==> inputs of zinc <==
==> flow/design.v <==
`timescale 1ns / 1ps
module LED_flow(
  input      i_clk,                     
  input      i_rst_n,                   
  input      pause,                     
  output reg [6:0] keyboard_val,        
  output reg [7:0] keyboard             
 );
reg [1:0] cnt2;                         
reg [3:0] flag;                         
reg [23:0] flag_time;                   
reg key_clk_sec;                        
reg key_clk_sec_d;
reg [1:0] cnt;                          
reg key_clk_d;
wire key_clk  = cnt[1];                 
wire sec_tick = key_clk_sec & ~key_clk_sec_d;
wire scan_tick = key_clk & ~key_clk_d;
always @ (posedge i_clk)
   begin
     if (i_rst_n) begin
         cnt <= 2'd0;
         cnt2 <= 2'd0;
         key_clk_sec <= 1'b0;
         key_clk_sec_d <= 1'b0;
         key_clk_d <= 1'b0;
     end else begin
         cnt <= cnt + 1'b1;
         cnt2 <= (cnt2 + 1'b1) % 2'd3;
         if(cnt2 < 2'd1)
             key_clk_sec <= 1'b1;
         else
             key_clk_sec <= 1'b0;
         key_clk_sec_d <= key_clk_sec;
         key_clk_d <= key_clk;
     end
   end
always @ (posedge i_clk)
  begin
    if (i_rst_n)
        flag_time <= 24'b0;
    else if(sec_tick && !pause)
        flag_time <= (flag_time + 1'b1) % 24'd8640000;
  end
always @ (posedge i_clk)
  if (i_rst_n) begin
    flag <= 4'd0;
    keyboard <= 8'b1111_1111;
    keyboard_val <= 7'b1111111;
  end else if (scan_tick)
  begin
    flag <= (flag + 1'b1) % 4'd8;
    case(flag)
       4'h0:begin
                keyboard <= 8'b0111_1111;    
                case((flag_time / 19'd360000) / 4'd10)
                4'd0:keyboard_val <= 7'b0000001;
                4'd1:keyboard_val <= 7'b1001111;
                4'd2:keyboard_val <= 7'b0010010;
                4'd3:keyboard_val <= 7'b0000110;
                4'd4:keyboard_val <= 7'b1001100;
                4'd5:keyboard_val <= 7'b0100100;
                4'd6:keyboard_val <= 7'b0100000;
                4'd7:keyboard_val <= 7'b0001111;
                4'd8:keyboard_val <= 7'b0000000;
                4'd9:keyboard_val <= 7'b0001100;
                endcase
            end
       4'h1:begin
                keyboard <= 8'b1011_1111;    
                case((flag_time / 19'd360000) % 4'd10)
                4'd0:keyboard_val <= 7'b0000001;
                4'd1:keyboard_val <= 7'b1001111;
                4'd2:keyboard_val <= 7'b0010010;
                4'd3:keyboard_val <= 7'b0000110;
                4'd4:keyboard_val <= 7'b1001100;
                4'd5:keyboard_val <= 7'b0100100;
                4'd6:keyboard_val <= 7'b0100000;
                4'd7:keyboard_val <= 7'b0001111;
                4'd8:keyboard_val <= 7'b0000000;
                4'd9:keyboard_val <= 7'b0001100;
                endcase
            end
       4'h2:begin
                keyboard <= 8'b1101_1111;    
                case(((flag_time / 13'd6000) % 6'd60) / 4'd10)
                4'd0:keyboard_val <= 7'b0000001;
                4'd1:keyboard_val <= 7'b1001111;
                4'd2:keyboard_val <= 7'b0010010;
                4'd3:keyboard_val <= 7'b0000110;
                4'd4:keyboard_val <= 7'b1001100;
                4'd5:keyboard_val <= 7'b0100100;
                4'd6:keyboard_val <= 7'b0100000;
                4'd7:keyboard_val <= 7'b0001111;
                4'd8:keyboard_val <= 7'b0000000;
                4'd9:keyboard_val <= 7'b0001100;
                endcase
            end
       4'h3:begin
                keyboard <= 8'b1110_1111;    
                case(((flag_time / 13'd6000) % 6'd60) % 4'd10)
                4'd0:keyboard_val <= 7'b0000001;
                4'd1:keyboard_val <= 7'b1001111;
                4'd2:keyboard_val <= 7'b0010010;
                4'd3:keyboard_val <= 7'b0000110;
                4'd4:keyboard_val <= 7'b1001100;
                4'd5:keyboard_val <= 7'b0100100;
                4'd6:keyboard_val <= 7'b0100000;
                4'd7:keyboard_val <= 7'b0001111;
                4'd8:keyboard_val <= 7'b0000000;
                4'd9:keyboard_val <= 7'b0001100;
                endcase
            end
       4'h4:begin
                keyboard <= 8'b1111_0111;    
                case(((flag_time / 7'd100) % 6'd60) / 4'd10)
                4'd0:keyboard_val <= 7'b0000001;
                4'd1:keyboard_val <= 7'b1001111;
                4'd2:keyboard_val <= 7'b0010010;
                4'd3:keyboard_val <= 7'b0000110;
                4'd4:keyboard_val <= 7'b1001100;
                4'd5:keyboard_val <= 7'b0100100;
                4'd6:keyboard_val <= 7'b0100000;
                4'd7:keyboard_val <= 7'b0001111;
                4'd8:keyboard_val <= 7'b0000000;
                4'd9:keyboard_val <= 7'b0001100;
                endcase
            end
       4'h5:begin
                keyboard <= 8'b1111_1011;    
                case(((flag_time / 7'd100) % 6'd60) % 4'd10)
                4'd0:keyboard_val <= 7'b0000001;
                4'd1:keyboard_val <= 7'b1001111;
                4'd2:keyboard_val <= 7'b0010010;
                4'd3:keyboard_val <= 7'b0000110;
                4'd4:keyboard_val <= 7'b1001100;
                4'd5:keyboard_val <= 7'b0100100;
                4'd6:keyboard_val <= 7'b0100000;
                4'd7:keyboard_val <= 7'b0001111;
                4'd8:keyboard_val <= 7'b0000000;
                4'd9:keyboard_val <= 7'b0001100;
                endcase
            end
       4'h6:begin
                keyboard <= 8'b1111_1101;    
                case((flag_time % 7'd100)/4'd10)
                4'd0:keyboard_val <= 7'b0000001;
                4'd1:keyboard_val <= 7'b1001111;
                4'd2:keyboard_val <= 7'b0010010;
                4'd3:keyboard_val <= 7'b0000110;
                4'd4:keyboard_val <= 7'b1001100;
                4'd5:keyboard_val <= 7'b0100100;
                4'd6:keyboard_val <= 7'b0100000;
                4'd7:keyboard_val <= 7'b0001111;
                4'd8:keyboard_val <= 7'b0000000;
                4'd9:keyboard_val <= 7'b0001100;
                endcase
            end
       4'h7:begin
                keyboard <= 8'b1111_1110;    
                case(flag_time % 4'd10)
                4'd0:keyboard_val <= 7'b0000001;
                4'd1:keyboard_val <= 7'b1001111;
                4'd2:keyboard_val <= 7'b0010010;
                4'd3:keyboard_val <= 7'b0000110;
                4'd4:keyboard_val <= 7'b1001100;
                4'd5:keyboard_val <= 7'b0100100;
                4'd6:keyboard_val <= 7'b0100000;
                4'd7:keyboard_val <= 7'b0001111;
                4'd8:keyboard_val <= 7'b0000000;
                4'd9:keyboard_val <= 7'b0001100;
                endcase
            end
    endcase
  end
endmodule
==> flow/run.sh <==
#!/bin/bash
# the make line also repeats each setting of config.mk as NAME=value (left out here)
make -C /OpenROAD-flow-scripts/flow DESIGN_CONFIG=/design/flow/config.mk WORK_HOME=/design/flow/orfs CLKGATE_MAP_FILE= finish
==> flow/config.mk <==
export PLATFORM = sky130hd
export DESIGN_NAME = LED_flow
export DESIGN_NICKNAME = LED_flow
export VERILOG_FILES = /design/flow/design.v
export SDC_FILE = /design/flow/constraint.sdc
export NUM_CORES = 4
export LEC_CHECK = 0
export ABC_AREA = 1
export CAP_MARGIN = 20
export CORE_MARGIN = 3
export CORE_UTILIZATION = 58
export CTS_CLUSTER_DIAMETER = 230
export HOLD_SLACK_MARGIN = 0.07
export PLACE_DENSITY_LB_ADDON = 0.08
export SETUP_SLACK_MARGIN = 5.0
export SLEW_MARGIN = 15
==> flow/constraint.sdc <==
create_clock -name core_clock -period 17.5 [get_ports {i_clk}]
set_input_delay 3.5000 -clock core_clock [delete_from_list [all_inputs] [get_ports {i_clk}]]
set_output_delay 3.5000 -clock core_clock [all_outputs]
set_load 0.01 [all_outputs]
==> tundra: changes against zinc <==
==> flow/config.mk (replaced) <==
export PLATFORM = sky130hd
export DESIGN_NAME = LED_flow
export DESIGN_NICKNAME = LED_flow
export VERILOG_FILES = /design/flow/design.v
export SDC_FILE = /design/flow/constraint.sdc
export NUM_CORES = 4
export LEC_CHECK = 0
export ABC_AREA = 1
export CAP_MARGIN = 20
export CORE_MARGIN = 2
export CORE_UTILIZATION = 70
export CTS_CLUSTER_DIAMETER = 351
export CTS_CLUSTER_SIZE = 31
export PLACE_DENSITY = 0.6
export SLEW_MARGIN = 20
==> flow/constraint.sdc (replaced) <==
create_clock -name core_clock -period 9.75 [get_ports {i_clk}]
set_input_delay 1.9500 -clock core_clock [delete_from_list [all_inputs] [get_ports {i_clk}]]
set_output_delay 1.9500 -clock core_clock [all_outputs]
set_load 0.01 [all_outputs]
==> delta: changes against zinc <==
==> flow/config.mk (replaced) <==
export PLATFORM = sky130hd
export DESIGN_NAME = LED_flow
export DESIGN_NICKNAME = LED_flow
export VERILOG_FILES = /design/flow/design.v
export SDC_FILE = /design/flow/constraint.sdc
export NUM_CORES = 4
export LEC_CHECK = 0
export CAP_MARGIN = 20
export CORE_MARGIN = 2
export CORE_UTILIZATION = 64
export SLEW_MARGIN = 20
==> flow/constraint.sdc (replaced) <==
create_clock -name core_clock -period 13.5 [get_ports {i_clk}]
set_input_delay 2.7000 -clock core_clock [delete_from_list [all_inputs] [get_ports {i_clk}]]
set_output_delay 2.7000 -clock core_clock [all_outputs]
set_load 0.01 [all_outputs]
==> notes <==
zinc did not get past global routing (5_1_grt) with GRT-0232. tundra ended with an error in detailed placement (3_5_place_dp). delta did not get past clock tree synthesis (4_1_cts) on DPL-0033.
In delta the synthesized cell count is smaller than in zinc, by 15%.
Die size, highest first: zinc, delta, tundra.
In delta the area after synthesis is lower than in zinc, by 0.62%.
